north:
==> flow/design.v (excerpt) <==
module fp_arithmetic_sequence_generator (
    input wire clk,                   
    input wire rst_n,                 
    input wire activate,              
    input wire [31:0] a1,             
    input wire [31:0] d,              
    input wire [31:0] n,              
    input wire [31:0] saddr,          
    output reg done,                  
    output reg [31:0] mem_addr,       
    output reg [31:0] mem_wdata,      
    output reg mem_write,             
    input wire mem_ready              
);
Size: ~410 flip-flops, ~200 I/O pins, ~25,000 sq um of cells after synthesis.
export LEC_CHECK = 0
export CAP_MARGIN = 20
export CORE_MARGIN = 2
export CORE_UTILIZATION = 48
export SLEW_MARGIN = 20
create_clock -name core_clock -period 5.32 [get_ports {clk}]
run.sh (not shown) runs the stock make flow with config.mk's settings and CLKGATE_MAP_FILE=.
Relative to north, the following input files were edited for south:
- changing CORE_UTILIZATION from 48 to 40
- changing the clock period (ns, I/O delays scaled along) from 5.32 to 12.0
Notes after the runs:
sky130_fd_sc_hd__nor4_1 as the cell type of the slowest stage on the worst timing path was reported by south, and sky130_fd_sc_hd__nor3_1 by north.
south: met3 usage in global routing lower than north
The synthesized area was comparable across north and south.
south completed; timing, DRC and antenna clean
Of north and south, the lower relative slew slack belongs to south.
Min worst hold slack across north and south: north
Total power of south is lower than that of north.
Critical path depth in cells in south is 1 higher than in north
When the final numbers for north and south were put side by side, the largest net degree at the start of global routing turned out to be smaller in south.
Maximum frequency came out lower on south than on north.
When south is set beside north, its core outline area turns out to be 11,000 sq um larger.
Final routed wirelength across all metal layers: south vs north down about 1.1%
For east, these inputs were changed with respect to south:
- an added CELL_PAD_IN_SITES_DETAIL_PLACEMENT of 2
- a change of CORE_MARGIN from 2 to 10
- a change of SLEW_MARGIN from 20 to 15
- an added TNS_END_PERCENT of 90
- an added ABC_AREA of 1
Findings:
east | status: complete | timing, DRC, antenna: pass
Between south and east, the cell count went up.
Lower number of cells on the critical path goes to south over east.
Compared with south, in east routing usage on met2 increased by 26 points relative to the old numbers, number of DRC markers after the initial detailed-route iteration increased by 1,278 relative to the old numbers, count of clock buffers in the final design decreased by 7 relative to the old numbers, number of global-route vias before repair increased by about 40% relative to the old numbers.
In the flow results for east and south, the final standard cell utilization of the core is larger on east.
The following lists how west was set up differently from east:
- MAX_ROUTING_LAYER: unset -> met5
- CELL_PAD_IN_SITES_GLOBAL_PLACEMENT: unset -> 0
- CTS_CLUSTER_SIZE: unset -> 25
- ABC_AREA: 1 -> unset
- CORE_MARGIN: 10 -> 2
- CORE_UTILIZATION: 40 -> 63
- SLEW_MARGIN: 15 -> 30
- CTS_CLUSTER_DIAMETER: unset -> 74
- TNS_END_PERCENT: 90 -> unset
- CELL_PAD_IN_SITES_DETAIL_PLACEMENT: 2 -> 0
- the clock period (ns, I/O delays scaled along): 12.0 -> 3.21
Notes after the runs:
west against east: final core area utilization up 39 points; number of different library cells in the post-synthesis netlist saw an increase; final critical delay including setup and external delays decreased 2.45 ns; worst max-slew margin expressed relative to the limit shows a reduction of 30 points.
Compared with east, west shows a higher fmax.
west ran in full, but the layout does not pass; the checks complain about max-capacitance violations, max-slew violations, negative setup slack.
Run comparison: west timing startpoint of the critical path counter[1]$_DFFE_PN0P_; east timing startpoint of the critical path counter[0]$_DFFE_PN0P_
The largest non-sequential cell family by area comes out AND-OR/OR-AND gates in one run and simple AND/OR/NAND/NOR gates in the other, namely in west and east respectively.
> inputs changed (west -> middle)
- CORE_UTILIZATION changed from 63 to 40
- CELL_PAD_IN_SITES_DETAIL_PLACEMENT removed (was 0)
- CTS_CLUSTER_DIAMETER removed (was 74)
- MAX_ROUTING_LAYER removed (was met5)
- SLEW_MARGIN changed from 30 to 20
- CELL_PAD_IN_SITES_GLOBAL_PLACEMENT removed (was 0)
- CTS_CLUSTER_SIZE removed (was 25)
- the clock period (ns, I/O delays scaled along) changed from 3.21 to 5.32
### Flow results
No stage failed in middle, and the final checks on the layout all came back clean.
middle against west: final RePlAce weighted congestion dropped about 3.5%; sequential share of power lost 2.6 points; total global routing track utilization decreased by 23 points relative to the old numbers; worst setup slack went up by 1.63 ns; top achievable clock speed moved down.
Wire length of the first global-routing pass improves in middle relative to west.
Power figures rest on the tool's default switching activity, not on a simulated workload.
